==> flow/design.v <==
`timescale 1ns / 1ps
module Register #(parameter [15:0] RESET_VALUE = 16'h0000) (I, E, FunSel, Clock, Reset, Q);
    input wire [15:0] I;
    input wire E;
    input wire [2:0] FunSel;
    input wire Clock;
    input wire Reset;  
    output reg [15:0] Q;
    always @(posedge Clock) begin
        if (~Reset)
            Q <= RESET_VALUE;
        else if(E) begin
            case(FunSel)
                3'b000: Q <= Q - 16'd1;
                3'b001: Q <= Q + 16'd1;
                3'b010: Q <= I;
                3'b011: Q <= 16'b0;
                3'b100: Q <= {8'b0, I[7:0]};
                3'b101: Q[7:0] <= I[7:0];
                3'b110: Q[15:8] <= I[7:0];
                3'b111: Q[15:0] <= { {8{I[7]}}, I[7:0] };
            endcase
        end
    end
endmodule
`timescale 1ns / 1ps
module RegisterFile(I, OutASel, OutBSel, FunSel, RegSel, ScrSel, Clock, Reset, OutA, OutB);
    input wire [15:0] I;
    input wire [2:0] OutASel;
    input wire [2:0] OutBSel;
    input wire [2:0] FunSel;
    input wire [3:0] RegSel;
    input wire [3:0] ScrSel;
    input wire Clock;
    input wire Reset;
    output reg [15:0] OutA;
    output reg [15:0] OutB;
    wire [15:0] R1_Q, R2_Q, R3_Q, R4_Q;
    wire [15:0] S1_Q, S2_Q, S3_Q, S4_Q;
    Register R1(.I(I), .E(~RegSel[3]), .FunSel(FunSel), .Clock(Clock), .Reset(Reset), .Q(R1_Q));
    Register R2(.I(I), .E(~RegSel[2]), .FunSel(FunSel), .Clock(Clock), .Reset(Reset), .Q(R2_Q));
    Register R3(.I(I), .E(~RegSel[1]), .FunSel(FunSel), .Clock(Clock), .Reset(Reset), .Q(R3_Q));
    Register R4(.I(I), .E(~RegSel[0]), .FunSel(FunSel), .Clock(Clock), .Reset(Reset), .Q(R4_Q));
    Register S1(.I(I), .E(~ScrSel[3]), .FunSel(FunSel), .Clock(Clock), .Reset(Reset), .Q(S1_Q));
    Register S2(.I(I), .E(~ScrSel[2]), .FunSel(FunSel), .Clock(Clock), .Reset(Reset), .Q(S2_Q));
    Register S3(.I(I), .E(~ScrSel[1]), .FunSel(FunSel), .Clock(Clock), .Reset(Reset), .Q(S3_Q));
    Register S4(.I(I), .E(~ScrSel[0]), .FunSel(FunSel), .Clock(Clock), .Reset(Reset), .Q(S4_Q));
    always @(*) begin
        case(OutASel)
            3'b000: OutA = R1_Q;
            3'b001: OutA = R2_Q;
            3'b010: OutA = R3_Q;
            3'b011: OutA = R4_Q;
            3'b100: OutA = S1_Q;
            3'b101: OutA = S2_Q;
            3'b110: OutA = S3_Q;
            3'b111: OutA = S4_Q;
        endcase
        case(OutBSel)
            3'b000: OutB = R1_Q;
            3'b001: OutB = R2_Q;
            3'b010: OutB = R3_Q;
            3'b011: OutB = R4_Q;
            3'b100: OutB = S1_Q;
            3'b101: OutB = S2_Q;
            3'b110: OutB = S3_Q;
            3'b111: OutB = S4_Q;
        endcase
    end
endmodule
`timescale 1ns / 1ps
module AddressRegisterFile(I, OutCSel, OutDSel, FunSel, RegSel, Clock, Reset, OutC, OutD);
    input wire [15:0] I;
    input wire [1:0] OutCSel;
    input wire [1:0] OutDSel;
    input wire [2:0] FunSel;
    input wire [2:0] RegSel;
    input Clock;
    input Reset;
    output reg [15:0] OutC;
    output reg [15:0] OutD;
    wire [15:0] PC_Q, AR_Q, SP_Q;
    Register #(.RESET_VALUE(16'd0))   PC(.I(I), .E(~RegSel[2]), .FunSel(FunSel), .Clock(Clock), .Reset(Reset), .Q(PC_Q));
    Register #(.RESET_VALUE(16'd0))   AR(.I(I), .E(~RegSel[1]), .FunSel(FunSel), .Clock(Clock), .Reset(Reset), .Q(AR_Q));
    Register #(.RESET_VALUE(16'd255)) SP(.I(I), .E(~RegSel[0]), .FunSel(FunSel), .Clock(Clock), .Reset(Reset), .Q(SP_Q));
    always @(*) begin
        case(OutCSel)
            2'b00: OutC = PC_Q;
            2'b01: OutC = PC_Q;
            2'b10: OutC = AR_Q;
            2'b11: OutC = SP_Q;
        endcase
        case(OutDSel)
            2'b00: OutD = PC_Q;
            2'b01: OutD = PC_Q;
            2'b10: OutD = AR_Q;
            2'b11: OutD = SP_Q;
        endcase
    end
endmodule
`timescale 1ns / 1ps
module InstructionRegister(I, Write, LH, Clock, Reset, IROut, IRNext);
    input wire [7:0] I;
    input wire Write;
    input wire LH;
    input wire Clock;
    input wire Reset;
    output reg [15:0] IROut;
    output reg [15:0] IRNext;  
    always @(*) begin
        IRNext = IROut;
        if(Write) begin
            case(LH)
                1'b0: IRNext[7:0] = I;
                1'b1: IRNext[15:8] = I;
            endcase
        end
        if (~Reset)
            IRNext = 16'b0;
    end
    always @(posedge Clock) begin
        IROut <= IRNext;
    end
endmodule
`timescale 1ns / 1ps
module ArithmeticLogicUnit(A, B, FunSel, WF, Clock, Reset, ALUOut, FlagsOut, FlagsNext);
    input wire [15:0] A;
    input wire [15:0] B;
    input wire [4:0] FunSel;
    input wire WF;
    input wire Clock;
    input wire Reset;
    output reg [15:0] ALUOut;
    output reg [3:0] FlagsOut;  
    output reg [3:0] FlagsNext;  
    reg Z, C, N, O;
    reg [15:0] comp;  
    always @(*) begin
        C = 1'b0;
        N = 1'b0;
        O = 1'b0;
        comp = ~B;
        ALUOut = 16'b0;
        case(FunSel)
            5'b00000: ALUOut = {8'b0, A[7:0]};
            5'b00001: ALUOut = {8'b0, B[7:0]};
            5'b00010: ALUOut = {8'b0, ~A[7:0]};
            5'b00011: ALUOut = {8'b0, ~B[7:0]};
            5'b00100:  begin  
                ALUOut = 16'b0;
                {C, ALUOut[7:0]} = A[7:0] + B[7:0];
                    if ((~A[7] == ALUOut[7]) && (~B[7] == ALUOut[7]))
                       O = 1;
                   else
                       O = 0;
            end
            5'b00101:  begin  
                ALUOut = 16'b0;
                {C, ALUOut[7:0]} = A[7:0] + B[7:0] + FlagsOut[2];
                    if ((~A[7] == ALUOut[7]) && (~B[7] == ALUOut[7]))
                       O = 1;
                   else
                       O = 0;
            end
            5'b00110: begin  
                ALUOut = 16'b0;
                {C, ALUOut[7:0]} = A[7:0] + comp[7:0] + 1;
                if ((~A[7] == ALUOut[7]) && (B[7] == ALUOut[7]))
                    O = 1;
                else
                    O = 0;
            end
            5'b00111: ALUOut = {8'b0, A[7:0] & B[7:0]};
            5'b01000: ALUOut = {8'b0, A[7:0] | B[7:0]};
            5'b01001: ALUOut = {8'b0, A[7:0] ^ B[7:0]};
            5'b01010: ALUOut = {8'b0, ~(A[7:0] & B[7:0])};
            5'b01011: begin  
                ALUOut = {8'b0, A[6:0], 1'b0};
                C = A[7];
            end
            5'b01100: begin  
                ALUOut = {8'b0, 1'b0, A[7:1]};
                C = A[0];
            end
            5'b01101: begin  
                ALUOut = {8'b0, A[7], A[7:1]};
                C = A[0];
            end
            5'b01110: begin  
                C = A[7];
                ALUOut = {8'b0, A[6:0], FlagsOut[2]};
            end
            5'b01111: begin  
                C = A[0];
                ALUOut = {8'b0, FlagsOut[2], A[7:1]};
            end
            5'b10000: ALUOut = A;
            5'b10001: ALUOut = B;
            5'b10010: ALUOut = ~A;
            5'b10011: ALUOut = ~B;
            5'b10100: begin  
                {C, ALUOut} = A + B;
                if ((~A[15] == ALUOut[15]) && (~B[15] == ALUOut[15]))
                    O = 1;
                else
                    O = 0;
            end
            5'b10101: begin  
                {C, ALUOut} = A + B + FlagsOut[2];
                if ((~A[15] == ALUOut[15]) && (~B[15] == ALUOut[15]))
                    O = 1;
                else
                    O = 0;
            end
            5'b10110: begin  
                {C, ALUOut} = A + comp + 1;
                if ((~A[15] == ALUOut[15]) && (B[15] == ALUOut[15]))
                    O = 1;
                else
                    O = 0;
            end
            5'b10111: ALUOut = A & B;
            5'b11000: ALUOut = A | B;
            5'b11001: ALUOut = A ^ B;
            5'b11010: ALUOut = ~(A & B);
            5'b11011: begin  
                ALUOut = {A[14:0], 1'b0};
                C = A[15];
            end
            5'b11100: begin  
                ALUOut = {1'b0, A[15:1]};
                C = A[0];
            end
            5'b11101: begin  
                ALUOut = {A[15], A[15:1]};
                C = A[0];
            end
            5'b11110: begin  
                C = A[15];
                ALUOut = {A[14:0], FlagsOut[2]};
            end
            5'b11111: begin  
                C = A[0];
                ALUOut = {FlagsOut[2], A[15:1]};
            end
        endcase
        if ((FunSel[4] && ALUOut == 16'b0) || (~FunSel[4] && ALUOut[7:0] == 8'b0))
            Z = 1;
        else
            Z = 0;
        if ((FunSel != 5'b01101) && (FunSel != 5'b11101)) begin
            if ((FunSel[4] && ALUOut[15]) || (~FunSel[4] && ALUOut[7]))
                N = 1;
            else
                N = 0;
        end
    end
    always @(*) begin
        FlagsNext = FlagsOut;
        if(WF) begin
            case (FunSel[3:0])
                4'b0100: begin
                    FlagsNext[0] = O;
                    FlagsNext[2] = C;
                end
                4'b0101: begin
                    FlagsNext[0] = O;
                    FlagsNext[2] = C;
                end
                4'b0110: begin
                    FlagsNext[0] = O;
                    FlagsNext[2] = C;
                end
                4'b1011: FlagsNext[2] = C;
                4'b1100: FlagsNext[2] = C;
                4'b1101: FlagsNext[2] = C;
                4'b1110: FlagsNext[2] = C;
                4'b1111: FlagsNext[2] = C;
                default: ;
            endcase
            if ((FunSel != 5'b01101) && (FunSel != 5'b11101))
                FlagsNext[1] = N;
            FlagsNext[3] = Z;
        end
        if (~Reset)
            FlagsNext = 4'b0;
    end
    always @(posedge Clock) begin
        FlagsOut <= FlagsNext;
    end
endmodule
`timescale 1ns / 1ps
module ArithmeticLogicUnitSystem(
    RF_OutASel, RF_OutBSel, RF_FunSel, RF_RegSel, RF_ScrSel, ALU_FunSel, ALU_WF, ARF_OutCSel,
    ARF_OutDSel, ARF_FunSel, ARF_RegSel, IR_LH, IR_Write, Mem_WR, Mem_CS, MuxASel, MuxBSel, MuxCSel, Clock,
    Reset, MemData, Address, MuxCOut, IRNext, FlagsNext
    );
    input wire [2:0] RF_OutASel, RF_OutBSel, RF_FunSel;
    input wire [3:0] RF_RegSel, RF_ScrSel;
    input wire [4:0] ALU_FunSel;
    input wire ALU_WF;
    input wire [1:0] ARF_OutCSel, ARF_OutDSel;
    input wire [2:0] ARF_FunSel, ARF_RegSel;
    input wire IR_LH, IR_Write;
    input wire Mem_WR, Mem_CS;
    input wire [1:0] MuxASel, MuxBSel;
    input wire MuxCSel;
    input wire Clock;
    input wire Reset;
    input wire [7:0] MemData;
    output wire [15:0] Address;
    output reg [7:0] MuxCOut;
    output wire [15:0] IRNext;
    output wire [3:0] FlagsNext;
    reg [15:0] MuxAOut, MuxBOut;
    wire [15:0] OutA, OutB, OutC;
    wire [15:0] ALUOut;
    wire [15:0] IRFull;
    wire [7:0] IROut;
    wire [3:0] FlagsOut;
    wire [7:0] MemOut;
    assign MemOut = (~Mem_WR && ~Mem_CS) ? MemData : 8'h00;
    assign IROut = IRFull[7:0];
    RegisterFile RF(.I(MuxAOut), .OutASel(RF_OutASel), .OutBSel(RF_OutBSel), .FunSel(RF_FunSel),
        .RegSel(RF_RegSel), .ScrSel(RF_ScrSel), .Clock(Clock), .Reset(Reset), .OutA(OutA), .OutB(OutB));
    AddressRegisterFile ARF(.I(MuxBOut), .OutCSel(ARF_OutCSel), .OutDSel(ARF_OutDSel), .FunSel(ARF_FunSel),
        .RegSel(ARF_RegSel), .Clock(Clock), .Reset(Reset), .OutC(OutC), .OutD(Address));
    InstructionRegister IR(.I(MemOut), .Write(IR_Write), .LH(IR_LH), .Clock(Clock), .Reset(Reset),
        .IROut(IRFull), .IRNext(IRNext));
    ArithmeticLogicUnit ALU(.A(OutA), .B(OutB), .FunSel(ALU_FunSel), .WF(ALU_WF), .Clock(Clock), .Reset(Reset),
        .ALUOut(ALUOut), .FlagsOut(FlagsOut), .FlagsNext(FlagsNext));
    always @(*) begin
        case(MuxASel)
            2'b00: MuxAOut = ALUOut;
            2'b01: MuxAOut = OutC;
            2'b10: MuxAOut = {8'b0, MemOut};
            2'b11: MuxAOut = {8'b0, IROut};
        endcase
        case(MuxBSel)
            2'b00: MuxBOut = ALUOut;
            2'b01: MuxBOut = OutC;
            2'b10: MuxBOut = {8'b0, MemOut};
            2'b11: MuxBOut = {8'b0, IROut};
        endcase
        case(MuxCSel)
            1'b0: MuxCOut = ALUOut[7:0];
            1'b1: MuxCOut = ALUOut[15:8];
        endcase
    end
endmodule
`timescale 1ns / 1ps
module CPUSystem(Clock, Reset, T, Mem_Address, Mem_WData, Mem_RData, Mem_Read, Mem_Write);
    input wire Clock;
    input wire Reset;
    output wire [7:0] T;
    output wire [15:0] Mem_Address;
    output wire [7:0] Mem_WData;
    input wire [7:0] Mem_RData;
    output wire Mem_Read;
    output wire Mem_Write;
    reg [2:0] RF_OutASel, RF_OutBSel, RF_FunSel;
    reg [3:0] RF_RegSel, RF_ScrSel;
    reg [4:0] ALU_FunSel;
    reg ALU_WF;
    reg [1:0] ARF_OutCSel, ARF_OutDSel;
    reg [2:0] ARF_FunSel, ARF_RegSel;
    reg IR_LH, IR_Write;
    reg Mem_WR, Mem_CS;
    reg [1:0] MuxASel, MuxBSel;
    reg MuxCSel;
    reg [5:0] D;
    reg [1:0] RSEL;
    reg S;
    reg [2:0] DSTREG, SREG1, SREG2;
    reg [7:0] _T;
    reg [7:0] T_n;
    reg [2:0] q_RF_OutASel, q_RF_OutBSel, q_RF_FunSel;
    reg [3:0] q_RF_RegSel, q_RF_ScrSel;
    reg [4:0] q_ALU_FunSel;
    reg q_ALU_WF;
    reg [1:0] q_ARF_OutCSel, q_ARF_OutDSel;
    reg [2:0] q_ARF_FunSel, q_ARF_RegSel;
    reg q_IR_LH, q_IR_Write;
    reg q_Mem_WR, q_Mem_CS;
    reg [1:0] q_MuxASel, q_MuxBSel;
    reg q_MuxCSel;
    reg [5:0] q_D;
    reg [1:0] q_RSEL;
    reg q_S;
    reg [2:0] q_DSTREG, q_SREG1, q_SREG2;
    reg [7:0] q_T;
    reg [7:0] q_Tout;
    wire [15:0] IRNext;
    wire [3:0] FlagsNext;
    ArithmeticLogicUnitSystem _ALUSystem(.RF_OutASel(q_RF_OutASel), .RF_OutBSel(q_RF_OutBSel), .RF_FunSel(q_RF_FunSel),
        .RF_RegSel(q_RF_RegSel), .RF_ScrSel(q_RF_ScrSel), .ALU_FunSel(q_ALU_FunSel), .ALU_WF(q_ALU_WF), .ARF_OutCSel(q_ARF_OutCSel),
        .ARF_OutDSel(q_ARF_OutDSel), .ARF_FunSel(q_ARF_FunSel), .ARF_RegSel(q_ARF_RegSel), .IR_LH(q_IR_LH), .IR_Write(q_IR_Write),
        .Mem_WR(q_Mem_WR), .Mem_CS(q_Mem_CS), .MuxASel(q_MuxASel), .MuxBSel(q_MuxBSel), .MuxCSel(q_MuxCSel), .Clock(Clock),
        .Reset(Reset), .MemData(Mem_RData), .Address(Mem_Address), .MuxCOut(Mem_WData), .IRNext(IRNext), .FlagsNext(FlagsNext)
    );
    assign T = q_Tout;
    assign Mem_Read = ~q_Mem_CS & ~q_Mem_WR;
    assign Mem_Write = ~q_Mem_CS & q_Mem_WR;
    always @(posedge Clock) begin
        q_RF_OutASel <= RF_OutASel; q_RF_OutBSel <= RF_OutBSel; q_RF_FunSel <= RF_FunSel;
        q_RF_RegSel <= RF_RegSel; q_RF_ScrSel <= RF_ScrSel;
        q_ALU_FunSel <= ALU_FunSel; q_ALU_WF <= ALU_WF;
        q_ARF_OutCSel <= ARF_OutCSel; q_ARF_OutDSel <= ARF_OutDSel;
        q_ARF_FunSel <= ARF_FunSel; q_ARF_RegSel <= ARF_RegSel;
        q_IR_LH <= IR_LH; q_IR_Write <= IR_Write;
        q_Mem_WR <= Mem_WR; q_Mem_CS <= Mem_CS;
        q_MuxASel <= MuxASel; q_MuxBSel <= MuxBSel; q_MuxCSel <= MuxCSel;
        q_D <= D; q_RSEL <= RSEL; q_S <= S;
        q_DSTREG <= DSTREG; q_SREG1 <= SREG1; q_SREG2 <= SREG2;
        q_T <= _T; q_Tout <= T_n;
    end
    always @(*) begin
        RF_OutASel = q_RF_OutASel; RF_OutBSel = q_RF_OutBSel; RF_FunSel = q_RF_FunSel;
        RF_RegSel = q_RF_RegSel; RF_ScrSel = q_RF_ScrSel;
        ALU_FunSel = q_ALU_FunSel; ALU_WF = q_ALU_WF;
        ARF_OutCSel = q_ARF_OutCSel; ARF_OutDSel = q_ARF_OutDSel;
        ARF_FunSel = q_ARF_FunSel; ARF_RegSel = q_ARF_RegSel;
        IR_LH = q_IR_LH; IR_Write = q_IR_Write;
        Mem_WR = q_Mem_WR; Mem_CS = q_Mem_CS;
        MuxASel = q_MuxASel; MuxBSel = q_MuxBSel; MuxCSel = q_MuxCSel;
        D = q_D; RSEL = q_RSEL; S = q_S;
        DSTREG = q_DSTREG; SREG1 = q_SREG1; SREG2 = q_SREG2;
        _T = q_T; T_n = q_Tout;
        if (~Reset) begin
            RF_OutASel = 3'b0; RF_OutBSel = 3'b0; RF_FunSel = 3'b0;
            ALU_FunSel = 5'b0; ALU_WF = 1'b0;
            ARF_OutCSel = 2'b0; ARF_OutDSel = 2'b0; ARF_FunSel = 3'b0;
            IR_LH = 1'b0; Mem_WR = 1'b0;
            MuxASel = 2'b0; MuxBSel = 2'b0; MuxCSel = 1'b0;
            D = 6'b0; RSEL = 2'b0; S = 1'b0;
            DSTREG = 3'b0; SREG1 = 3'b0; SREG2 = 3'b0;
            T_n = 8'd0;
            _T = 8'd1;
            IR_Write = 1'b0;
            Mem_CS = 1'b1;
            resetSel();
        end
        else begin
            case (_T)
                8'd1: begin
                    T_n = _T;
                    RF_RegSel = 4'b1111;
                    RF_ScrSel = 4'b1111;
                    Mem_CS = 1'b0;
                    Mem_WR = 1'b0;
                    IR_Write = 1'b1;
                    IR_LH = 1'b0;
                    ARF_OutDSel = 2'b00;
                    ARF_RegSel = 3'b011;
                    ARF_FunSel = 3'b001;
                    _T = 8'd2;
                end
                8'd2: begin
                    T_n = _T;
                    IR_LH = 1'b1;
                    _T = 8'd4;
                end
                8'd4: begin
                    T_n = _T;
                    IR_Write = 1'b0;
                    resetSel();
                    decode(IRNext);
                    case (D)
                        6'h00: branch_1();
                        6'h01: begin
                            if (~FlagsNext[3])
                                branch_1();
                            else _T =  8'd1;
                        end
                        6'h02: begin
                            if (FlagsNext[3])
                                branch_1();
                            else _T =  8'd1;
                        end
                        6'h03: begin
                            inc_dec_sp(1'b0);
                            _T = 8'd8;
                        end
                        6'h04: push_1();
                        6'h05: inc_dec_1();
                        6'h06: inc_dec_1();
                        6'h07: one_sreg_1();
                        6'h08: one_sreg_1();
                        6'h09: one_sreg_1();
                        6'h0A: one_sreg_1();
                        6'h0B: one_sreg_1();
                        6'h0C: two_sreg_1();
                        6'h0D: two_sreg_1();
                        6'h0E: one_sreg_1();
                        6'h0F: two_sreg_1();
                        6'h10: two_sreg_1();
                        6'h11: mov(1'b1);
                        6'h12: ldr_1();
                        6'h13: str_1();
                        6'h14: mov(1'b0);
                        6'h15: two_sreg_1();
                        6'h16: two_sreg_1();
                        6'h17: two_sreg_1();
                        6'h18: one_sreg_1();
                        6'h19: two_sreg_1();
                        6'h1A: two_sreg_1();
                        6'h1B: two_sreg_1();
                        6'h1C: two_sreg_1();
                        6'h1D: two_sreg_1();
                        6'h1E: branch_1();
                        6'h1F: begin
                            inc_dec_sp(1'b0);
                            _T = 8'd8;
                        end
                        6'h20: ldrim();
                        6'h21: strim_1();
                    endcase
                end
                8'd8: begin
                    T_n = _T;
                    resetSel();
                    case (D)
                        6'h00: branch_2();
                        6'h01: branch_2();
                        6'h02: branch_2();
                        6'h03: pop_1();
                        6'h04: push_2();
                        6'h05: inc_dec_2(3'b001);
                        6'h06: inc_dec_2(3'b000);
                        6'h07: one_sreg_2(5'b11011, 1'b0);
                        6'h08: one_sreg_2(5'b11100, 1'b0);
                        6'h09: one_sreg_2(5'b11101, 1'b0);
                        6'h0A: one_sreg_2(5'b11110, 1'b0);
                        6'h0B: one_sreg_2(5'b11111, 1'b0);
                        6'h0C: two_sreg_2();
                        6'h0D: two_sreg_2();
                        6'h0E: one_sreg_2(5'b10010, 1'b0);
                        6'h0F: two_sreg_2();
                        6'h10: two_sreg_2();
                        6'h12: ldr_2();
                        6'h13: str_2();
                        6'h15: two_sreg_2();
                        6'h16: two_sreg_2();
                        6'h17: two_sreg_2();
                        6'h18: one_sreg_2(5'b10000, S);
                        6'h19: two_sreg_2();
                        6'h1A: two_sreg_2();
                        6'h1B: two_sreg_2();
                        6'h1C: two_sreg_2();
                        6'h1D: two_sreg_2();
                        6'h1E: bx_1();
                        6'h1F: bl_1();
                        6'h21: strim_2();
                    endcase
                end
                8'd16: begin
                    T_n = _T;
                    resetSel();
                    case (D)
                        6'h00: branch_3();
                        6'h01: branch_3();
                        6'h02: branch_3();
                        6'h03: pop_2();
                        6'h0C: two_sreg_3(5'b10111, 1'b0);
                        6'h0D: two_sreg_3(5'b11000, 1'b0);
                        6'h0F: two_sreg_3(5'b11001, 1'b0);
                        6'h10: two_sreg_3(5'b11010, 1'b0);
                        6'h15: two_sreg_3(5'b10100, 1'b0);
                        6'h16: two_sreg_3(5'b10101, 1'b0);
                        6'h17: two_sreg_3(5'b10110, 1'b0);
                        6'h19: two_sreg_3(5'b10100, S);
                        6'h1A: two_sreg_3(5'b10110, S);
                        6'h1B: two_sreg_3(5'b10111, S);
                        6'h1C: two_sreg_3(5'b11000, S);
                        6'h1D: two_sreg_3(5'b11001, S);
                        6'h1E: bx_2();
                        6'h1F: bl_2();
                        6'h21: strim_3();
                    endcase
                end
                8'd32: begin
                    T_n = _T;
                    resetSel();
                    case (D)
                        6'h1E: bx_3();
                        6'h1F: bl_3();
                        6'h21: strim_4();
                    endcase
                end
                 8'd64: begin
                    T_n = _T;
                    resetSel();
                    case (D)
                        6'h21: begin
                            strim_5();
                        end
                    endcase
                end
                default: resetSel();
            endcase
        end
    end
    task decode (input [15:0] IR);
    begin
        D = IR[15:10];
        RSEL = IR[9:8];
        S = IR[9];
        DSTREG = IR[8:6];
        SREG1 = IR[5:3];
        SREG2 = IR[2:0];
    end
    endtask
    task resetSel ();
    begin
        Mem_CS = 1'b1;
        ARF_RegSel = 3'b111;
        RF_RegSel = 4'b1111;
        RF_ScrSel = 4'b1111;
    end
    endtask
    task branch_1 ();
    begin
        ARF_OutCSel = 2'b00;  
        MuxASel = 2'b01;  
        RF_ScrSel = 4'b0111;  
        RF_FunSel = 3'b010;
        _T = 8'd8;
        end
    endtask
    task branch_2 ();
    begin
        MuxASel = 2'b11;  
        RF_ScrSel = 4'b1011;  
        RF_FunSel = 3'b111;
        _T = 8'd16;
    end
    endtask
    task branch_3 ();
    begin
        RF_OutASel = 3'b100;  
        RF_OutBSel = 3'b101;  
        MuxBSel = 2'b00;
        ARF_RegSel = 3'b011;  
        ARF_FunSel = 3'b010;
        ALU_FunSel = 5'b10100;
        ALU_WF = 1'b0;
        _T = 8'd1;
    end
    endtask
    task inc_dec_sp (input id);
    begin
        ARF_RegSel = 3'b110;  
        ARF_FunSel = id ? 3'b000 : 3'b001;
    end
    endtask
    task  pop_1 ();
    begin
        Mem_CS = 1'b0;
        Mem_WR = 1'b0;  
        ARF_OutDSel = 2'b11;  
        MuxASel = 2'b10;  
        case (RSEL)
            2'b00: RF_RegSel = 4'b0111;  
            2'b01: RF_RegSel = 4'b1011;  
            2'b10: RF_RegSel = 4'b1101;  
            2'b11: RF_RegSel = 4'b1110;  
        endcase
        RF_FunSel = 3'b100;
        inc_dec_sp(1'b0);
        _T = 8'd16;
    end
    endtask
    task pop_2 ();
    begin
        Mem_CS = 1'b0;
        Mem_WR = 1'b0;  
        ARF_OutDSel = 2'b11;  
        MuxASel = 2'b10;  
        case (RSEL)
            2'b00: RF_RegSel = 4'b0111;  
            2'b01: RF_RegSel = 4'b1011;  
            2'b10: RF_RegSel = 4'b1101;  
            2'b11: RF_RegSel = 4'b1110;  
        endcase
        RF_FunSel = 3'b110;
        _T = 8'd1;
    end
    endtask
    task push_1 ();
    begin
        Mem_CS = 1'b0;
        Mem_WR = 1'b1;  
        ARF_OutDSel = 2'b11;  
        RF_OutASel = {1'b0, RSEL};
        MuxCSel = 1'b1;  
        ALU_FunSel = 5'b10000;
        ALU_WF = 1'b0;
        inc_dec_sp(1'b1);
        _T = 8'd8;
    end
    endtask
    task push_2 ();
    begin
        Mem_CS = 1'b0;
        Mem_WR = 1'b1;  
        ARF_OutDSel = 2'b11;  
        RF_OutASel = {1'b0, RSEL};
        MuxCSel = 1'b0;  
        ALU_FunSel = 5'b10000;
        ALU_WF = 1'b0;
        inc_dec_sp(1'b1);
        _T = 8'd1;
    end
    endtask
    task inc_dec_1 ();
    begin
        if (DSTREG[2]) begin
            case (DSTREG)
                3'b100: RF_RegSel = 4'b0111;  
                3'b101: RF_RegSel = 4'b1011;  
                3'b110: RF_RegSel = 4'b1101;  
                3'b111: RF_RegSel = 4'b1110;  
            endcase
            RF_FunSel = 3'b010;
        end
        else begin
            case (DSTREG)
                3'b000: ARF_RegSel = 3'b011;  
                3'b001: ARF_RegSel = 3'b011;  
                3'b010: ARF_RegSel = 3'b110;  
                3'b011: ARF_RegSel = 3'b101;  
            endcase
            ARF_FunSel = 3'b010;
        end
        if (SREG1[2]) begin
            RF_OutASel = {1'b0, SREG1[1:0]};
            ALU_FunSel = 5'b10000;
            ALU_WF = 1'b0;
            if (DSTREG[2])
                MuxASel = 2'b00;  
            else
                MuxBSel = 2'b00;  
        end
        else begin
            case (SREG1)
                3'b000: ARF_OutCSel = 2'b00;  
                3'b001: ARF_OutCSel = 2'b00;  
                3'b010: ARF_OutCSel = 2'b11;  
                3'b011: ARF_OutCSel = 2'b10;  
            endcase
            if (DSTREG[2])
                MuxASel = 2'b01;  
            else
                MuxBSel = 2'b01;  
        end
        _T = 8'd8;
    end
    endtask
    task inc_dec_2 (input [2:0] opcode);
    begin
        if (DSTREG[2]) begin
            case (DSTREG)
                3'b100: RF_RegSel = 4'b0111;  
                3'b101: RF_RegSel = 4'b1011;  
                3'b110: RF_RegSel = 4'b1101;  
                3'b111: RF_RegSel = 4'b1110;  
            endcase
            RF_FunSel = opcode;
        end
        else begin
            case (DSTREG)
                3'b000: ARF_RegSel = 3'b011;  
                3'b001: ARF_RegSel = 3'b011;  
                3'b010: ARF_RegSel = 3'b110;  
                3'b011: ARF_RegSel = 3'b101;  
            endcase
            ARF_FunSel = opcode;
        end
        _T = 8'd1;
    end
    endtask
    task one_sreg_1 ();
    begin
        if (~SREG1[2]) begin
            case (SREG1)
                3'b000: ARF_OutCSel = 2'b00;  
                3'b001: ARF_OutCSel = 2'b00;  
                3'b010: ARF_OutCSel = 2'b11;  
                3'b011: ARF_OutCSel = 2'b10;  
            endcase
            RF_ScrSel = 4'b0111;  
            MuxASel = 2'b01;  
            RF_FunSel = 3'b010;
        end
        _T = 8'd8;
    end
    endtask
    task one_sreg_2 (input [4:0] opcode, input s);
    begin
        if (SREG1[2])
            RF_OutASel = {1'b0, SREG1[1:0]};
        else
            RF_OutASel = 3'b100;  
        if (DSTREG[2]) begin
            case (DSTREG)
                3'b100: RF_RegSel = 4'b0111;  
                3'b101: RF_RegSel = 4'b1011;  
                3'b110: RF_RegSel = 4'b1101;  
                3'b111: RF_RegSel = 4'b1110;  
            endcase
            RF_FunSel = 3'b010;
            MuxASel = 2'b00;  
        end
        else begin
            case (DSTREG)
                3'b000: ARF_RegSel = 3'b011;  
                3'b001: ARF_RegSel = 3'b011;  
                3'b010: ARF_RegSel = 3'b110;  
                3'b011: ARF_RegSel = 3'b101;  
            endcase
            ARF_FunSel = 3'b010;
            MuxBSel = 2'b00;  
        end
        ALU_FunSel = opcode;
        ALU_WF = s;
        _T = 8'd1;
    end
    endtask
    task two_sreg_1 ();
    begin
        if (~SREG1[2]) begin
            case (SREG1)
                3'b000: ARF_OutCSel = 2'b00;  
                3'b001: ARF_OutCSel = 2'b00;  
                3'b010: ARF_OutCSel = 2'b11;  
                3'b011: ARF_OutCSel = 2'b10;  
            endcase
            RF_ScrSel = 4'b0111;  
            MuxASel = 2'b01;  
            RF_FunSel = 3'b010;
        end
        _T = 8'd8;
    end
    endtask
    task two_sreg_2 ();
    begin
       if (~SREG2[2]) begin
            case (SREG2)
                3'b000: ARF_OutCSel = 2'b00;  
                3'b001: ARF_OutCSel = 2'b00;  
                3'b010: ARF_OutCSel = 2'b11;  
                3'b011: ARF_OutCSel = 2'b10;  
            endcase
            RF_ScrSel = 4'b1011;  
            MuxASel = 2'b01;  
            RF_FunSel = 3'b010;
        end
        _T = 8'd16;
    end
    endtask
    task two_sreg_3 (input [4:0] opcode, input s);
    begin
        if (SREG1[2]) 
            RF_OutASel = {1'b0, SREG1[1:0]};
        else
            RF_OutASel = 3'b100;  
        if (SREG2[2])
            RF_OutBSel = {1'b0, SREG2[1:0]};
        else
            RF_OutBSel = 3'b101;  
        if (DSTREG[2]) begin
            case (DSTREG)
                3'b100: RF_RegSel = 4'b0111;  
                3'b101: RF_RegSel = 4'b1011;  
                3'b110: RF_RegSel = 4'b1101;  
                3'b111: RF_RegSel = 4'b1110;  
            endcase
            RF_FunSel = 3'b010;
            MuxASel = 2'b00;  
        end
        else begin
            case (DSTREG)
                3'b000: ARF_RegSel = 3'b011;  
                3'b001: ARF_RegSel = 3'b011;  
                3'b010: ARF_RegSel = 3'b110;  
                3'b011: ARF_RegSel = 3'b101;  
            endcase
            ARF_FunSel = 3'b010;
            MuxBSel = 2'b00;  
        end
        ALU_FunSel = opcode;
        ALU_WF = s;
        _T = 8'd1;
    end
    endtask
    task mov (input lh);
    begin
        case(RSEL)
            2'b00: RF_RegSel = 4'b0111;  
            2'b01: RF_RegSel = 4'b1011;  
            2'b10: RF_RegSel = 4'b1101;  
            2'b11: RF_RegSel = 4'b1110;  
        endcase
        RF_FunSel = lh ? 3'b110 : 3'b101;
        MuxASel = 2'b11;  
        _T = 8'd1;
    end
    endtask
    task ldr_1 ();
    begin
        Mem_CS = 1'b0;
        Mem_WR = 1'b0;  
        ARF_OutDSel = 2'b10;  
        MuxASel = 2'b10;  
        case (RSEL)
            2'b00: RF_RegSel = 4'b0111;  
            2'b01: RF_RegSel = 4'b1011;  
            2'b10: RF_RegSel = 4'b1101;  
            2'b11: RF_RegSel = 4'b1110;  
        endcase
        RF_FunSel = 3'b100;
        inc_dec_sp(1'b0);
        _T = 8'd8;
    end
    endtask
    task ldr_2 ();
    begin
        Mem_CS = 1'b0;
        Mem_WR = 1'b0;  
        ARF_OutDSel = 2'b10;  
        MuxASel = 2'b10;  
        case (RSEL)
            2'b00: RF_RegSel = 4'b0111;  
            2'b01: RF_RegSel = 4'b1011;  
            2'b10: RF_RegSel = 4'b1101;  
            2'b11: RF_RegSel = 4'b1110;  
        endcase
        RF_FunSel = 3'b110;
        inc_dec_sp(1'b1);
        _T = 8'd1;
    end
    endtask
    task str_1 ();
    begin
        Mem_CS = 1'b0;
        Mem_WR = 1'b1;  
        ARF_OutDSel = 2'b10;  
        RF_OutASel = {1'b0, RSEL};
        MuxCSel = 1'b0;  
        ALU_FunSel = 5'b10000;
        ALU_WF = 1'b0;
        inc_dec_sp(1'b0);
        _T = 8'd8;
    end
    endtask
    task str_2 ();
    begin
        Mem_CS = 1'b0;
        Mem_WR = 1'b1;  
        ARF_OutDSel = 2'b10;  
        RF_OutASel = {1'b0, RSEL};
        MuxCSel = 1'b1;  
        ALU_FunSel = 5'b10000;
        ALU_WF = 1'b0;
        inc_dec_sp(1'b1);
        _T = 8'd1;
    end
    endtask
    task bx_1 ();
    begin
        Mem_CS = 1'b0;
        Mem_WR = 1'b1;  
        ARF_OutDSel = 2'b11;  
        RF_OutASel = 3'b100;  
        MuxCSel = 1'b1;  
        ALU_FunSel = 5'b10000;
        ALU_WF = 1'b0;
        inc_dec_sp(1'b1);
        _T = 8'd16;
    end
    endtask
    task bx_2 ();
    begin
        Mem_CS = 1'b0;
        Mem_WR = 1'b1;  
        ARF_OutDSel = 2'b11;  
        RF_OutASel = 3'b100;  
        MuxCSel = 1'b0;  
        ALU_FunSel = 5'b10000;
        ALU_WF = 1'b0;
        inc_dec_sp(1'b1);
        _T = 8'd32;
    end
    endtask
    task bx_3 ();
    begin
        ARF_RegSel = 3'b011;  
        ARF_FunSel = 3'b010;
        RF_OutASel = {1'b0, RSEL};
        MuxBSel = 2'b00;  
        ALU_FunSel = 5'b10000;
        ALU_WF = 1'b0;
        _T = 8'd1;
    end
    endtask
    task bl_1 ();
    begin
        Mem_CS = 1'b0;
        Mem_WR = 1'b0;  
        ARF_OutDSel = 2'b11;  
        MuxBSel = 2'b10;  
        RF_ScrSel = 4'b0111;  
        RF_FunSel = 3'b100;
        inc_dec_sp(1'b0);
        _T = 8'd16;
    end
    endtask
    task bl_2 ();
    begin
        Mem_CS = 1'b0;
        Mem_WR = 1'b0;  
        ARF_OutDSel = 2'b11;  
        MuxBSel = 2'b10;  
        RF_ScrSel = 4'b0111;  
        RF_FunSel = 3'b110;
        _T = 8'd32;
    end
    endtask
    task bl_3 ();
    begin
        ARF_RegSel = 3'b011;  
        ARF_FunSel = 3'b010;
        RF_OutASel = 3'b100;  
        MuxBSel = 2'b00;  
        ALU_FunSel = 5'b10000;
        ALU_WF = 1'b0;
        _T = 8'd1;
    end
    endtask
    task ldrim ();
    begin
        case (RSEL)
            2'b00: RF_RegSel = 4'b0111;  
            2'b01: RF_RegSel = 4'b1011;  
            2'b10: RF_RegSel = 4'b1101;  
            2'b11: RF_RegSel = 4'b1110;  
        endcase
        RF_FunSel = 3'b100;
        MuxASel = 2'b11;  
        _T = 8'd1;
    end
    endtask
    task strim_1 ();
    begin
        RF_ScrSel = 4'b0111;  
        RF_FunSel = 3'b010;
        ARF_OutCSel = 2'b10;  
        MuxASel = 2'b01;  
        _T = 8'd8;
    end
    endtask
    task strim_2 ();
    begin
        RF_ScrSel = 4'b1011;  
        RF_FunSel = 3'b010;
        MuxASel = 2'b11;  
        _T = 8'd16;
    end
    endtask
    task strim_3 ();
    begin
        RF_OutASel = 3'b100;  
        RF_OutBSel = 3'b101;  
        ALU_FunSel = 5'b10100;
        ALU_WF = 1'b0;
        ARF_RegSel = 3'b101;  
        ARF_FunSel = 3'b010;
        MuxBSel = 2'b00;  
        _T = 8'd32;
    end
    endtask
    task strim_4 ();
    begin
        Mem_CS = 1'b0;
        Mem_WR = 1'b1;  
        ARF_OutDSel = 2'b10;  
        RF_OutASel = {1'b0, RSEL};
        MuxCSel = 1'b0;  
        ALU_FunSel = 5'b10000;
        ALU_WF = 1'b0;
        ARF_RegSel = 3'b101;  
        ARF_FunSel = 3'b001;
        _T = 8'd64;
    end
    endtask
    task strim_5 ();
    begin
        Mem_CS = 1'b0;
        Mem_WR = 1'b1;  
        ARF_OutDSel = 2'b10;  
        RF_OutASel = {1'b0, RSEL};
        MuxCSel = 1'b1;  
        ALU_FunSel = 5'b10000;
        ALU_WF = 1'b0;
        ARF_RegSel = 3'b101;  
        ARF_FunSel = 3'b001;
        _T = 8'd1;
    end
    endtask
endmodule
==> flow/run.sh <==
#!/bin/bash
# the make line also repeats each setting of config.mk as NAME=value (left out here)
make -C /OpenROAD-flow-scripts/flow DESIGN_CONFIG=/design/flow/config.mk WORK_HOME=/design/flow/orfs CLKGATE_MAP_FILE= finish
==> flow/config.mk <==
export PLATFORM = sky130hd
export DESIGN_NAME = CPUSystem
export DESIGN_NICKNAME = CPUSystem
export VERILOG_FILES = /design/flow/design.v
export SDC_FILE = /design/flow/constraint.sdc
export NUM_CORES = 4
export LEC_CHECK = 0
export ABC_AREA = 1
export CAP_MARGIN = 20
export CELL_PAD_IN_SITES_DETAIL_PLACEMENT = 2
export CELL_PAD_IN_SITES_GLOBAL_PLACEMENT = 1
export CORE_MARGIN = 2
export CORE_UTILIZATION = 53
export CTS_CLUSTER_DIAMETER = 126
export GPL_ROUTABILITY_DRIVEN = 0
export GPL_TIMING_DRIVEN = 0
export MAX_ROUTING_LAYER = met4
export SETUP_SLACK_MARGIN = 1.53
export SLEW_MARGIN = 20
export TNS_END_PERCENT = 60
==> flow/constraint.sdc <==
create_clock -name core_clock -period 7.54 [get_ports {Clock}]
set_input_delay 1.5080 -clock core_clock [delete_from_list [all_inputs] [get_ports {Clock}]]
set_output_delay 1.5080 -clock core_clock [all_outputs]
set_load 0.01 [all_outputs]
==> summary.txt, run 1 <==
Flow results follow.

Per Yosys stat, the portion of area used by sequential elements is 19.6%. The tool reported: "[ERROR DPL-0033] detailed placement checks failed during check placement". Per the run summary, the flow got no further than 3_5_place_dp. The initial cell density of the core is 53.5%. Once synthesis finished, the tally of register bits stood at 237. Counting every instance in the synthesized netlist gives 4282. Grouping non-sequential cells by family puts the most area in simple AND/OR/NAND/NOR gates.

The run stopped with a tool error. The number of enable-type register cells in the synthesized netlist is 0. Of the total synthesized cell area, the portion taken by XOR and XNOR cells is 1.38%. For reference, simple AND, OR, NAND and NOR cells occupy 37.2% of the area reported after synthesis.

The share of Yosys cell area claimed by the top area cell type is 19.6%. Counting distinct cell types in the post-synthesis netlist gives 68. The synthesized area divided by synthesized cell count is 5.65 µm². The mapped netlist covers 24200 µm². The die height is 218 µm. Sorting the synthesized cells by area gives the leading types as sky130_fd_sc_hd__dfxtp_1, sky130_fd_sc_hd__nand2_1, sky130_fd_sc_hd__inv_1. Among all cell types in the netlist, the one instantiated most often is sky130_fd_sc_hd__nand2_1. The post-synthesis compound-gate area fraction is 25.0%. The overall die area is 47400 µm².

sky130_fd_sc_hd__dfxtp_1 takes more of the synthesized area than any other cell. The prevailing post-synth register cell is sky130_fd_sc_hd__dfxtp_1. The width of the die is 218 µm.

Yosys stat counts 4282 cells in the synthesized netlist. After floorplanning, the core was sized to cover 45200 µm². Pin placement for this block handled 44 I/O pins. The chip area from the yosys synthesis statistics is 24200 µm². The post-synth net total is 4362.

Yosys reports that the most numerous cell types are sky130_fd_sc_hd__nand2_1, sky130_fd_sc_hd__inv_1, sky130_fd_sc_hd__nor2_1. The number of rows created at floorplan is 78. During synthesis, Yosys emitted a total of 9 warnings. The number of port buffers is 42. The fraction of registers with async set or reset after synthesis is 0%.

The mux contribution to synthesized area is 0.331%. Summing the areas of all fa, ha and maj instances in the mapped netlist gives 3.68% of the synthesized area.
stage by stage:
step | power (µW) | cell area, µm² | std cells
after floorplan | 5060 | 24200 | 4282
after global placement | 6510 | 25400 | 4924
==> run 2, diff against run 1 <==
Settings changed: ABC_AREA 1 to not set, CELL_PAD_IN_SITES_DETAIL_PLACEMENT 2 to not set, CELL_PAD_IN_SITES_GLOBAL_PLACEMENT 1 to not set, CORE_UTILIZATION 53 to 14, CTS_CLUSTER_DIAMETER 126 to not set, GPL_ROUTABILITY_DRIVEN 0 to not set, GPL_TIMING_DRIVEN 0 to not set, MAX_ROUTING_LAYER met4 to not set, SETUP_SLACK_MARGIN 1.53 to not set, TNS_END_PERCENT 60 to not set.
Clock period 7.54 ns to 12.5 ns, I/O delays scaled along.
==> summary.txt, run 2 <==
Latest figures from synthesis and place and route.

The power report lists the sequential group at 917 µW. Counting instances in the post-synthesis netlist gives the leading cell types as sky130_fd_sc_hd__nand2_1, sky130_fd_sc_hd__nor2_1, sky130_fd_sc_hd__a21oi_1. The worst register-to-register path has a setup slack of 5.30 ns. The biggest combinational cell group after synthesis is AND-OR/OR-AND gates. The area added between synthesis and finish is 13.9%. Synthesis inferred 237 register bits.

The post-synthesis cell count is 3582. The cell area that synthesis handed to floorplanning was 24300 µm². In this run the number of H-tree levels came out at 1. The CTS log lists the clock sinks for this run as 237. The cell family contributing the most delay on the critical path is simple AND/OR/NAND/NOR gates.

The endpoint of the worst hold path is reported as q_SREG1[1]. After Yosys synthesis, AND-OR and OR-AND compound gates account for 33.8% of the synthesized area. The leakage power in the latest report is 0.00925 µW. The number of I/O pins is 44. The fraction of power consumed by sequential logic is 27.6%. In the final routed layout, each cell accounts on average for 18.6 µm.

The die height is 420 µm. The biggest cell delay along the critical path is 0.73 ns. For reference, the critical path cell chain is buf_4 > nor2b_1 > a21oi_1 > a21boi_0 > ha_1 > fa_1 > xor2_1 > o2111ai_1 > nor4_2 > nand3_1 > nor3_1 > nand3_1 > xnor2_1 > a21oi_2 > mux2i_1 > clkdlybuf4s50_1. The power report lists the combinational group at 1370 µW. The wire length of the first global-routing pass is 160 mm.

The run finished with no timing, DRC or antenna violations. The overall die area is 177000 µm². The first TritonRoute pass finished after 6 iterations. The worst setup path is launched from a flip-flop.

The placeable core area is 172000 µm². The final weighted congestion recorded by global placement is 0.977. The prevailing post-synth register cell is sky130_fd_sc_hd__dfxtp_1.

The combined global-route utilization of all metal layers is 11.4%. Counting distinct cell types in the post-synthesis netlist gives 109. TritonCTS built the clock tree.

The launch point of the worst reg-to-reg path is q_RF_OutBSel[2]. The worst ir drop on vdd is 0.100 mV. The fraction of registers with async set or reset after synthesis is 0%. The xor and xnor area share after synthesis is 4.40%.

The hold buffer count at CTS is 0. The final max-slew violation count is 0. The number of global-route vias before repair is 25300. The number of buffers created by CTS is 31.

The buffer_ports step reported a buffer count of 42. The root buffer cell chosen for the clock tree is sky130_fd_sc_hd__clkbuf_16. By startpoint and endpoint, the worst setup path is classified as flip-flop to output pin. The number of antenna violations at the first check in global routing was 3. The transition time recorded at the tightest slew-check pin is 1.28 ns. By instance count, the cell type seen most on the critical path is sky130_fd_sc_hd__nand3_1. The time the worst path needs with I/O delays and setup is 9.34 ns. The flow reported a cell area power density of 120 nW/µm². Row generation in the floorplan step produced 152 rows. The clock arrives with 0.0279 ns of skew.

The width of the die is 420 µm. The final routed DRC violation total is 0. The share of synthesized cell area in and, or, nand and nor gates is 27.2%.

The adder and majority gate portion of the synthesized area is 3.67%. The clock transition at the registers of the reported paths is 0.06 ns. The min-delay analysis places its worst path in the category flip-flop to flip-flop. The count of buffers added by post-CTS timing repair for setup is 0. The first element of the critical path is q_RF_OutBSel[2]. The initial cell density of the core is 14.1%. The number of vias per cell after detailed routing is 4.88. The initial detailed-routing violation count is 3828. OpenSTA lists the critical path endpoint as Mem_WData[7]. STA classifies the critical path endpoint as an output pin.

Counting flops with a built-in enable in the synthesized netlist gives 0. The required time at the endpoint of the critical path is 10.00 ns. The count of non-filler cells in the finished layout is 5687. Global routing finished with a remaining overflow of 0.

In the placement report, post-DP HPWL is listed as 78.4 mm. The chip area from the yosys synthesis statistics is 24300 µm². A synthesized cell averages 6.77 µm².

Dividing the final minimum period by the clock period gives 74.7%. The routed wire length is 106 mm. The number of cells upsized or downsized after cts is 0.

The number of endpoints with negative hold slack in the final report is 0. The top power group is combinational logic. The accumulated negative setup slack is 0 ns.

The OpenROAD warning count is 67. Entering global routing, the biggest net connects 92 pins. The critical path maximum fanout is 29. The internal portion of total power is 1940 µW. The achievable clock frequency is 0.107 GHz. The buffering stage count on the worst path with inverters included is 2. The final power report lists total power as 3320 µW.

In the synthesized netlist, mux cells make up 3.61% of the area. The reg-to-reg critical path endpoint is q_T[3]. The post-synth net total is 3662. The synthesis warning total is 9. For this design, the slowest cell found on the critical path is sky130_fd_sc_hd__nor2b_1.

Data arrives at the worst endpoint at 6.84 ns. After synthesis, the cell types taking the most area are sky130_fd_sc_hd__dfxtp_1, sky130_fd_sc_hd__a21oi_1, sky130_fd_sc_hd__nand2_1. The post-synthesis cell type with the largest combined area is sky130_fd_sc_hd__dfxtp_1. The number of nets in the layout is 3432. Setup repair after global routing left no endpoint under its margin. The net load switching power is 1380 µW. Of the synthesized area, sequential elements account for 19.6%. The via count of the routed design is 27700. The number of violations of the max-capacitance limit is 0. The clock network burns 31.2% of the power. The end-of-flow timing check tallies setup violations at 0. Net switching is 41.7% of the power. The power of the clock network is 1040 µW. The utilization after layout is 16.1%.

The most frequently used cell type in the post-synthesis netlist is sky130_fd_sc_hd__nand2_1. After detailed placement, the design holds a cell count of 5629. Measured in cells, the most critical reg-to-reg path has a length of 19. The share of Yosys cell area claimed by the top area cell type is 19.6%. The clock latency at the later pin of the worst-skew pair is 0.61 ns. The part of the total power dissipated in combinational logic is 41.2%. The worst-case clock buffer depth is 3. Headroom to the max-slew limit came out at 13.8%. The number of antenna-violating nets in the routed design is 0. Counting buffers and inverters, the worst setup path is 16 cells deep. Along the worst hold path, the cell count comes to 2.

Per the hold report, the tightest min-delay path originates at q_SREG1[1]. After synthesis, the design contains 3582 cells according to Yosys.
run 2: area by class of cell:
cell class,instances,area [µm²]
Multi-Input combinational cell,2879,17700
Clock buffer,40,861
Tap cell,2310,2890
Timing Repair Buffer,89,774
Inverter,114,429
Clock inverter,16,272
Antenna cell,2,5.00
Sequential cell,237,4750
Fill cell,19800,144000
run 2: metal layers:
metal	vias to the layer above	GRT usage [%]	routed length (µm)
li1	12700	-	-
met1	13300	15.5	44900
met2	1441	18.3	48100
met3	237	1.26	8580
met4	2	4.54	4360
met5	-	0	10
run 2: through the flow:
step / hold slack (ns) / worst slack [ns] / instance area [µm²]
detailed placement: 0.460 / 3.98 / 26500
CTS: 0.471 / 3.29 / 27600
finish: 0.468 / 3.16 / 27600
global route: 0.497 / 2.83 / 27600
global placement: 0.454 / 4.02 / 26500
floorplan: 0.433 / 6.08 / 24300
==> run 3, diff against run 2 <==
Settings changed: CORE_UTILIZATION 14 to 72, CTS_CLUSTER_DIAMETER set to 28, SETUP_SLACK_MARGIN set to 1.14.
Clock period 12.5 ns to 5.78 ns, I/O delays scaled along.
==> summary.txt, run 3 <==
Flow results follow.

The mux contribution to synthesized area is 3.61%. After Yosys synthesis, AND-OR and OR-AND compound gates account for 33.8% of the synthesized area. The adder and majority gate portion of the synthesized area is 3.67%. The biggest combinational cell group after synthesis is AND-OR/OR-AND gates.

The number of enable-type register cells in the synthesized netlist is 0. In the post-synthesis netlist, the biggest area contributors are sky130_fd_sc_hd__dfxtp_1, sky130_fd_sc_hd__a21oi_1, sky130_fd_sc_hd__nand2_1. In this run the clock root is driven by a sky130_fd_sc_hd__clkbuf_16. The routability-driven placement congestion ratio is 1.08. The TritonCTS sink count is 237. The overflow left after global routing is 215.

The fraction of registers with async set or reset after synthesis is 0%. The post-synthesis sequential area ratio is 19.6%. At floorplan, the net count of the design was reported as 3662. The placed wire-length estimate is 68.8 mm.

The tool reported: "[ERROR GRT-0232] Routing congestion too high. Check the congestion heatmap in the GUI". The netlist area before placement is 24300 µm². The H-tree depth is 3. The run stopped with a tool error.

The chip occupies 35200 µm². The share of Yosys cell area claimed by the top area cell type is 19.6%. The distinct cell type count after synthesis is 109. Per the OpenROAD floorplan log, the width of the die is 188 µm. Yosys reports that the most numerous cell types are sky130_fd_sc_hd__nand2_1, sky130_fd_sc_hd__nor2_1, sky130_fd_sc_hd__a21oi_1. The hold buffer count at CTS is 0.

The halt point of the flow is 5_1_grt. The placeable core area is 33400 µm². The synthesized area divided by synthesized cell count is 6.77 µm².

In the post-synthesis netlist, the cell with the most instances is sky130_fd_sc_hd__nand2_1. CTS reports a maximum clock tree buffer depth of 3. CTS added clock buffers totalling 69. The cell-mix breakdown from Yosys lists the simple-gate area share as 27.2%.

Among all flip-flop cells after synthesis, the most frequent one is sky130_fd_sc_hd__dfxtp_1. The number of I/O pins is 44. The post-synthesis cell count is 3582. The number of rows created at floorplan is 67. The number of port buffers is 42. The cell count in the Yosys report is 3582. Summed over all routing layers, the global router reports a total usage of 85.0%. Yosys printed 9 warnings.

The synthesis stat section lists a flop and latch total of 237. The chip area from the yosys synthesis statistics is 24300 µm². For this configuration, the core starts out at a cell density of 72.7%. The xor and xnor area share after synthesis is 4.40%. The largest total area in the synthesized netlist belongs to sky130_fd_sc_hd__dfxtp_1.

The die height is 188 µm.
## run 3: layer usage
layer	GRT overflow	GRT usage, %
met5	1	47.4
met4	92	87.3
met3	6	72.6
met2	109	97.2
met1	7	85.1
## run 3: through the flow
stage / utilization, % / setup slack (ns) / cells / cell area (µm²) / TNS (ns)
4_1_cts: 86.5 / -0.0944 / 4061 / 28900 / -0.157
3_5_place_dp: 75.3 / -0.00910 / 3876 / 25100 / -0.00910
3_3_place_gp: 75.3 / 0.0882 / 3876 / 25100 / 0
2_1_floorplan: - / 0.910 / 3582 / 24400 / 0
## run 3: repair_timing
| item | 4_1_cts |
|---|---|
| gates cloned | 1 |
| pin swaps | 63 |
| gates resized | 237 |
| setup endpoints to repair | 96 |
| setup buffers | 58 |
==> run 4, diff against run 3 <==
Settings changed: CORE_UTILIZATION 72 to 70, CTS_CLUSTER_DIAMETER 28 to 27, SETUP_SLACK_MARGIN 1.14 to 1.62.
Clock period 5.78 ns to 5.64 ns, I/O delays scaled along.
==> summary.txt, run 4 <==
Flow results follow.

The run stopped with a tool error. The halt point of the flow is 5_1_grt. The first error in the log reads "[ERROR GRT-0232] Routing congestion too high. Check the congestion heatmap in the GUI". Of the post-synthesis cell area, the dominant cell type holds 19.6%.

For reference, simple AND, OR, NAND and NOR cells occupy 27.2% of the area reported after synthesis. The clock passes through at most 3 buffers. The prevailing post-synth register cell is sky130_fd_sc_hd__dfxtp_1.

Total global-route track usage over all layers is 84.3%. The initial cell density of the core is 70.6%. In this run the number of H-tree levels came out at 3.

As logged by OpenROAD, the buffers inserted on ports number 42. The cell count in the Yosys report is 3582. The biggest combinational cell group after synthesis is AND-OR/OR-AND gates.

The count of state elements after synthesis is 237. Counting the warning lines in the Yosys log gives 9. The setup slack at placement is -0.0501 ns. The main area contributors are sky130_fd_sc_hd__dfxtp_1, sky130_fd_sc_hd__a21oi_1, sky130_fd_sc_hd__nand2_1. The placeable core area is 34400 µm². Of the total synthesized cell area, the portion taken by full adders, half adders and majority gates is 3.67%.

Yosys reports a chip area of 24300 µm². The clock drives 237 sinks. The overall die area is 36200 µm². The post-synthesis compound-gate area fraction is 33.8%. The mux contribution to synthesized area is 3.61%. The die height is 190 µm. The HPWL after detailed placement is 70.7 mm. TritonCTS created 73 clock buffers.

The buffer cell driving the clock tree root is sky130_fd_sc_hd__clkbuf_16. The placed cell count is 3928. The post-synth net total is 3662. The number of enable-type register cells in the synthesized netlist is 0. The congestion estimate from routability-driven global placement came to 1.10. The floorplan report gives the top-level pin count as 44.

The number of rows created at floorplan is 68. Dividing the synthesized area by the synthesized cell count gives 6.77 µm². For this design, the CTS-stage hold fixing added 0 buffers. Summing the areas of all xor and xnor instances in the mapped netlist gives 4.40% of the synthesized area.

The total overflow left after global routing is 137. The fraction of registers with async set or reset after synthesis is 0%. The post-synthesis cell count is 3582. The cell area after placement is 25700 µm².

The width of the die is 190 µm. After synthesis, flip-flops and latches occupy 19.6% of the total area. Counting distinct cell types in the post-synthesis netlist gives 109.

The post-synthesis cell type with the largest combined area is sky130_fd_sc_hd__dfxtp_1. The most frequently used cell type in the post-synthesis netlist is sky130_fd_sc_hd__nand2_1. After synthesis the cells add up to 24300 µm². In the synthesized netlist, the cells that appear most often are sky130_fd_sc_hd__nand2_1, sky130_fd_sc_hd__nor2_1, sky130_fd_sc_hd__a21oi_1.
==> run 4: timing repair <==
action,4_1_cts
setup buffers,85
gates resized,275
pin swaps,111
gates cloned,2
endpoints found under the setup margin,178
==> run 4: routing by layer <==
metal	GRT overflow	track usage (%)
met1	8	84.8
met2	74	96.2
met3	3	73.4
met4	52	82.8
met5	0	49.9
==> run 4: through the flow <==
stage | total power, µW | setup TNS [ns] | utilization [%]
floorplan | 4180 | 0 | -
global placement | 5030 | 0 | 74.8
detailed placement | 5120 | -0.0501 | 74.8
CTS | 9520 | -0.142 | 87.3
==> run 5, diff against run 4 <==
Settings changed: ABC_AREA set to 1, CAP_MARGIN 20 to 10, CELL_PAD_IN_SITES_DETAIL_PLACEMENT set to 0, CELL_PAD_IN_SITES_GLOBAL_PLACEMENT set to 0, CORE_ASPECT_RATIO set to 0.82, CORE_UTILIZATION 70 to 72, CTS_CLUSTER_DIAMETER 27 to 231, GPL_ROUTABILITY_DRIVEN set to 1, MAX_ROUTING_LAYER set to met5, MIN_ROUTING_LAYER set to met1, SETUP_SLACK_MARGIN 1.62 to 0.62, SLEW_MARGIN 20 to 30.
Clock period 5.64 ns to 5.11 ns, I/O delays scaled along.
==> summary.txt, run 5 <==
Latest figures from synthesis and place and route.

The clock transition at the registers of the reported paths is 0.07 ns. The combined global-route utilization of all metal layers is 53.9%. The global routing report lists met2 layer usage as 75.5%.

The post-synthesis cell count is 4282. The chip occupies 35100 µm². The portion of synthesized area spent on multiplexers is 0.331%. The flow ran to the end, but the layout failed its checks.

The worst hold path cell count is 2. The number of antenna violations at the first check in global routing was 1. The count of non-filler cells in the finished layout is 4839.

Per the CTS log, the root buffer master is sky130_fd_sc_hd__clkbuf_16. After detailed routing, the number of remaining DRC violations is 0. In the post-synthesis netlist, the cell with the most instances is sky130_fd_sc_hd__nand2_1. Using the TritonRoute via totals, the vias-per-cell ratio works out to 6.82. The worst-case headroom to the max-slew limit is 36.4%.

The OpenROAD warning count is 71. The average detailed-routed wire length per instance is 20.9 µm. The critical path in this run is classified as flip-flop to output pin. The worst ir drop on vdd is 0.448 mV. The area added between synthesis and finish is 15.7%.

The distinct cell type count after synthesis is 68. The utilization after layout is 84.9%. The final timing report derives a shortest allowable period of 5.28 ns. The startpoint identified for the worst hold timing path is q_Tout[6]. The xor and xnor area share after synthesis is 1.38%. The post-synth net total is 4362.

The initial cell density of the core is 73.4%. Setup repair after global routing could not meet its margin everywhere. Summing all non-filler instances in the final layout gives an area of 28000 µm².

The worst setup path is captured at an output pin. The antenna diode count is 0. The count of state elements after synthesis is 237. The setup slack at placement is 0.0109 ns. The clock network fraction of design power is 16.2%.

Yosys attributes the largest share of cell area to sky130_fd_sc_hd__dfxtp_1, sky130_fd_sc_hd__nand2_1, sky130_fd_sc_hd__inv_1. The buffering stage count on the worst path with inverters included is 6. The routed layout has 33000 vias. Looking at the critical path, the single cell with the biggest stage delay is sky130_fd_sc_hd__dfxtp_2. The clock latency at the later pin of the worst-skew pair is 0.60 ns. The die height is 170 µm.

The global route stage reports its total congestion overflow as 0. The standby leakage power is 0.0124 µW. The CTS tree is built. The post-synthesis sequential area ratio is 19.6%.

After detailed placement, the design holds a cell count of 4722. The number of global-route vias before repair is 28600. The accumulated negative setup slack is -0.419 ns. In the Yosys report the total cell count is 4282. After layout, the worst setup slack is -0.172 ns. In the synthesized netlist the dominant register cell turns out to be sky130_fd_sc_hd__dfxtp_1.

The part of the total power dissipated in combinational logic is 64.8%. The peak-usage layer in the global routing report is met2. The number of endpoints with negative hold slack in the final report is 0. Counting flops with a built-in enable in the synthesized netlist gives 0.

Summed over its instances, the top area cell type makes up 19.6% of the synthesized netlist area. Data on the critical path is required at its endpoint by 4.09 ns. Detailed placement reports a standard cell area of 25400 µm².

The achievable clock frequency is 0.189 GHz. The register-to-register setup slack is 0.10 ns. At the end of routability-driven placement, the weighted congestion stood at 1.15. The global routing report lists met3 layer usage as 20.7%. In this run the number of cells on the critical path is 27. The clock arrives with 0.0364 ns of skew. The share of synthesized cell area in and, or, nand and nor gates is 37.2%. The internal portion of total power is 6340 µW. The slew at the pin with the worst max-slew slack is 0.952 ns. The biggest combinational cell group after synthesis is simple AND/OR/NAND/NOR gates. The routed wire length is 101 mm. The initial detailed-routing violation count is 7645.

The first element of the critical path is q_RF_OutASel[0]. The first detailed-routing pass ran for 22 iterations. The share of total power dissipated in sequential elements is 19.0%. The power density of the placed cells is 482 nW/µm². By instance count, the cell type seen most on the critical path is sky130_fd_sc_hd__nand2_1. The width of the die is 206 µm. Per the synth stats, the proportion of register bits with asynchronous set or reset is 0%. The wire length of the first global-routing pass is 151 mm. The layout filler cell count is 2247. For this run, the slowest stage of the critical path takes 0.34 ns. Summed over all sequential cells, the power is 2560 µW. The capture point of the worst register-to-register path is recorded as q_RF_ScrSel[3]. The number of violations of the max-capacitance limit is 0. Setup violations remaining at the end of the flow were counted as 8.

The synthesis warning total is 9. The commonest cells after synthesis are sky130_fd_sc_hd__nand2_1, sky130_fd_sc_hd__inv_1, sky130_fd_sc_hd__nor2_1. The kind of path behind the tightest hold check is flip-flop to flip-flop.

The reported combinational group power is 8730 µW. The synthesized area divided by synthesized cell count is 5.65 µm². The cell family contributing the most delay on the critical path is simple AND/OR/NAND/NOR gates.

The data arrival time reported for the critical path is 4.26 ns. Pins over their slew limit in the final report were tallied at 0. STA lists the startpoint of the worst register-to-register path as q_RF_OutASel[0]. The top power group is combinational logic. The switching portion of total power comes to 53.0%. OpenSTA lists the critical path endpoint as Mem_WData[6]. Counting every sink on the clock net gives 237. Entering global routing, the biggest net connects 64 pins. Measured in cells, the most critical reg-to-reg path has a length of 36. The number of antenna-violating nets in the routed design is 0.

The final critical path takes up 103% of the cycle. Looking at the critical path, the highest net fanout was 6. Before any placement, the netlist area is recorded as 24200 µm².

Per the TritonCTS log, the buffer count is 26. The placed wire-length estimate is 70.4 mm. The number of rows created at floorplan is 60.

The script extracted a net switching power of 7150 µW. Per the CTS log, the buffer count on the longest clock path is 3. The adder and majority gate portion of the synthesized area is 3.68%.

The global routing report lists met1 layer usage as 69.1%. STA classifies the critical path startpoint as a flip-flop. Per the OpenROAD floorplan log, the area of the core is 33000 µm². In the synthesis report, Yosys lists the chip area as 24200 µm². The layout checks failed on negative setup slack. The H-tree depth is 1.

The number of nets in the layout is 4465. Per report_power, the Clock row totals 2190 µW. Summing the areas of all compound-gate instances in the mapped netlist gives 25.0% of the synthesized area. For this design the top-level I/O count stands at 44.

Looking at the hold checks, the worst path lands on q_Tout[6]. Input and output buffers added on the ports amount to 42. The post-synthesis cell type with the largest combined area is sky130_fd_sc_hd__dfxtp_1.
-- run 5: through the flow --
step                hold slack [ns]  power, µW
floorplan                     0.424       7460
finish                        0.460      13500
CTS                           0.465      12300
detailed placement            0.451       9790
global route                  0.484      14100
global placement              0.447       9680
-- run 5: cell type report --
type / instances / area (µm²) / share of cell area [%]
clock inverters: 13 / 210 / 0.751
multi-input cells: 3251 / 17400 / 62.0
flip-flops and latches: 237 / 4760 / 17.0
repair buffers: 238 / 1940 / 6.94
well taps: 434 / 543 / 1.94
clock buffers: 35 / 754 / 2.70
inverters: 631 / 2410 / 8.63
-- run 5: layer usage --
| layer | wire length (µm) | vias up |
|---|---|---|
| li1 | - | 14600 |
| met1 | 35100 | 14200 |
| met2 | 38700 | 3325 |
| met3 | 18600 | 901 |
| met4 | 8760 | 4 |
| met5 | 45 | - |
-- run 5: what timing repair did --
| action | in CTS | in global routing |
|---|---|---|
| resized | 190 | 156 |
| buffers inserted | 38 | 31 |
| endpoints found under the setup margin | 66 | 96 |
| pin swaps | 51 | 65 |
| gates cloned | 0 | 0 |
| hold buffers | 0 | 0 |
Power and IR drop assume default switching activity.
